// apb_top
module apb_top #(parameter ADDRESS=8, parameter DATA =8, parameter LOCATION=64)(
input PCLK,PRESETn,transfer,READ_WRITE,
input [ADDRESS-1:0] apb_write_paddr,apb_read_paddr,
input [DATA-1:0] apb_write_data,
output [DATA-1:0] apb_read_data_out);
clock: 5.65 ns
lec_check: 0
cap_margin: 20
cell_pad_in_sites_global_placement: 3
core_aspect_ratio: 1.09
core_margin: 2
core_utilization: 44
cts_cluster_size: 27
gpl_routability_driven: 0
gpl_timing_driven: 0
hold_slack_margin: 0.24
slew_margin: 30
tns_end_percent: 35
run.sh (not shown) runs the stock make flow with config.mk's settings and CLKGATE_MAP_FILE=.
==> next run, changes <==
==> flow/config.mk (replaced) <==
export PLATFORM = sky130hd
export DESIGN_NAME = apb_top
export DESIGN_NICKNAME = apb_top
export VERILOG_FILES = /design/flow/design.v
export SDC_FILE = /design/flow/constraint.sdc
export NUM_CORES = 4
export LEC_CHECK = 0
export CAP_MARGIN = 20
export CORE_MARGIN = 2
export CORE_UTILIZATION = 42
export PLACE_DENSITY = 0.6
export SLEW_MARGIN = 20
==> flow/constraint.sdc (replaced) <==
create_clock -name core_clock -period 4.5 [get_ports {PCLK}]
set_input_delay 0.9000 -clock core_clock [delete_from_list [all_inputs] [get_ports {PCLK}]]
set_output_delay 0.9000 -clock core_clock [all_outputs]
set_load 0.01 [all_outputs]
=> Wire length falls by roughly a tenth; final cell count came out higher slightly; global-route usage shrinks by 6.2 points; register-to-register slack loses 0.41 ns; cell area is higher by a few percent; utilization went down by 0.74 points; total power grows by a quarter to a third.
==> next run, changes <==
--- a/flow/config.mk
+++ b/flow/config.mk
@@ -7,0 +8 @@
+export ABC_AREA = 1
@@ -10,2 +11,4 @@
-export CORE_UTILIZATION = 42
-export PLACE_DENSITY = 0.6
+export CORE_UTILIZATION = 72
+export CTS_CLUSTER_SIZE = 10
+export PLACE_DENSITY = 0.36
+export SETUP_SLACK_MARGIN = 0.37
==> flow/constraint.sdc (replaced) <==
create_clock -name core_clock -period 2.5 [get_ports {PCLK}]
set_input_delay 0.5000 -clock core_clock [delete_from_list [all_inputs] [get_ports {PCLK}]]
set_output_delay 0.5000 -clock core_clock [all_outputs]
set_load 0.01 [all_outputs]
Result: Critical path depth shrinks by 11. Worst setup slack is worse by 0.34 ns. Die area shrinks by 36%. Routed wire length shrinks by 28%. Via count grows by 12%. Design area grows by 9.4%. Synthesized cell count grows by 26%. Clock-buffer cell count grows by 2. Clock power grows by 57%.
==> next run, changes <==
--- a/flow/config.mk
+++ b/flow/config.mk
@@ -8 +8 @@
-export ABC_AREA = 1
+export ABC_AREA = 0
@@ -12,3 +12,5 @@
-export CTS_CLUSTER_SIZE = 10
-export PLACE_DENSITY = 0.36
-export SETUP_SLACK_MARGIN = 0.37
+export CTS_CLUSTER_DIAMETER = 233
+export CTS_CLUSTER_SIZE = 27
+export HOLD_SLACK_MARGIN = 0.24
+export PLACE_DENSITY = 0.35
+export SETUP_SLACK_MARGIN = 0.72
@@ -15,0 +18 @@
+export TNS_END_PERCENT = 100
After rerunning: With this change the flow ended with an error in 5_1_grt; die size came out lower by 7.6%; synthesized cell count shrinks by 20%; area after synthesis shrinks by 7.7%.

* * *

## job 3892
Starting RTL as in the previous note.
==> flow/design.v (excerpt) <==
module apb_top #(parameter ADDRESS=8, parameter DATA =8, parameter LOCATION=64)(
input PCLK,PRESETn,transfer,READ_WRITE,
input [ADDRESS-1:0] apb_write_paddr,apb_read_paddr,
input [DATA-1:0] apb_write_data,
output [DATA-1:0] apb_read_data_out);
Settings: LEC_CHECK=0, CAP_MARGIN=20, CORE_MARGIN=2, CORE_UTILIZATION=72, CTS_CLUSTER_SIZE=27, HOLD_SLACK_MARGIN=-0.08, SETUP_SLACK_MARGIN=-0.09, SLEW_MARGIN=20, TNS_END_PERCENT=35; clock period 1.67 ns.
Job 3892: aborted in clock tree synthesis (4_1_cts) (tool error)
### job 3892 -> job 4853
Settings: HOLD_SLACK_MARGIN changed from -0.08 to 0.24; SETUP_SLACK_MARGIN changed from -0.09 to -0.14; CORE_UTILIZATION changed from 72 to 65; the clock period (ns, I/O delays scaled along) changed from 1.67 to 3.51.
Findings:
Nothing crashed in job 4853 and all stages finished; the problem is that the final layout failed, the offending checks being setup timing.
Comparing job 4853 and job 3892, the higher post-place setup slack was measured on job 4853.
Between job 3892 and job 4853, the count of unique library cells instantiated by Yosys figures differ only marginally.
Going from job 3892 to job 4853, die size grows by 11%.
Job 4853: HPWL after detailed placement about 5% above job 3892
Here is what was changed in the inputs of job 2337 compared with job 4853.
Settings: removing CTS_CLUSTER_SIZE (formerly 27); changing CORE_UTILIZATION from 65 to 12; removing HOLD_SLACK_MARGIN (formerly 0.24); removing TNS_END_PERCENT (formerly 35); removing SETUP_SLACK_MARGIN (formerly -0.14); setting PLACE_DENSITY to 0.6 for the first time; changing the clock period (ns, I/O delays scaled along) from 3.51 to 5.64.
--- outcome ---
- As far as count of instantiated cells in the yosys netlist goes, job 2337 and job 4853 are indistinguishable; the numbers are identical.
- Compared job 2337 vs job 4853, and multi-input gate share of total cell area is down in job 2337.
- Summed area of non-filler cells in the final layout for job 2337 is higher than for job 4853.
- Job 2337 went all the way through synthesis, placement and routing and the layout is clean on timing, DRC and antenna.
- When job 2337 is measured against job 4853, its global-route wire length before repair turns out 2.8% lower.
- Job 4853 has a lower worst setup margin than job 2337.
- Between job 4853 and job 2337, overall power decreased.
- Compared with job 4853, in job 2337 sequential share of layout area lower; signed area change from the synthesized netlist to the final layout higher; tap cell count higher.
## Diff of input files: job 6068 against job 2337
Settings: setting SETUP_SLACK_MARGIN to 0.2 for the first time; setting CTS_CLUSTER_SIZE to 10 for the first time; changing CORE_UTILIZATION from 12 to 72; setting ABC_AREA to 1 for the first time; changing the clock period (ns, I/O delays scaled along) from 5.64 to 2.5.
--- outcome ---
[diff] total vias in the final route, job 6068 relative to job 2337: regression
Synthesized area went up by a little under 10% going from job 2337 to job 6068.
Job 6068 went all the way through the flow, and no timing, DRC or antenna check failed.
Summary of the comparison: portion of total power attributed to combinational logic is higher in job 6068, relative to job 2337.
The cell with the largest stage delay on the worst path comes out clkdlybuf4s50_1 in one run and and2_1 in the other, namely in job 6068 and job 2337 respectively.
## Diff of input files: job 5293 against job 6068
Settings: PLACE_DENSITY no longer set, was 0.6; CTS_CLUSTER_SIZE now 18, was 10; CAP_MARGIN now 35, was 20; CORE_UTILIZATION now 68, was 72; SETUP_SLACK_MARGIN now 0.66, was 0.2; CTS_CLUSTER_DIAMETER now 383, previously not set.
Findings:
Summary of job 6068 and job 5293: one run falls short of a clean finish, namely job 5293.
Job 5293: it failed during global routing (5_1_grt), and the tool reported ODB-0269.
Changes observed in job 5293 relative to job 6068: number of placed instances, taps included down about 0.8%, post-cts repair resize count went up by 344, core utilization at floorplan saw a decrease, chip footprint higher.
There was hardly any difference in mux contribution to synthesized area between job 5293 and job 6068.
Going from job 6068 to job 5293, worst slack at placement grows by 36 ps.
Taking job 6068 as the reference, in job 5293 chip height has increased, sum of net half-perimeters after detailed placement about even.
The following lists how job 1440 was set up differently from job 5293:
Settings: SETUP_SLACK_MARGIN: 0.66 -> 0.65; CAP_MARGIN: 35 -> 20; PLACE_DENSITY: unset -> 0.6; CTS_CLUSTER_SIZE: 18 -> unset; CTS_CLUSTER_DIAMETER: 383 -> unset.
==> comparison <==
- Job 1440: flow completed, timing, DRC and antenna clean
- On count of buffers added by post-CTS timing repair for setup, the higher figure sits with job 5293, not job 1440.
- Re summed standard-cell area reported by yosys: no difference whatsoever between job 5293 and job 1440.
- Buffer levels on the longest clock path: job 5293 vs job 1440, no meaningful difference
- What job 1440 reported for total CTS buffers has to be multiplied by 0.65 to get the figure for job 5293.
Power is estimated from default activity; no workload was simulated.
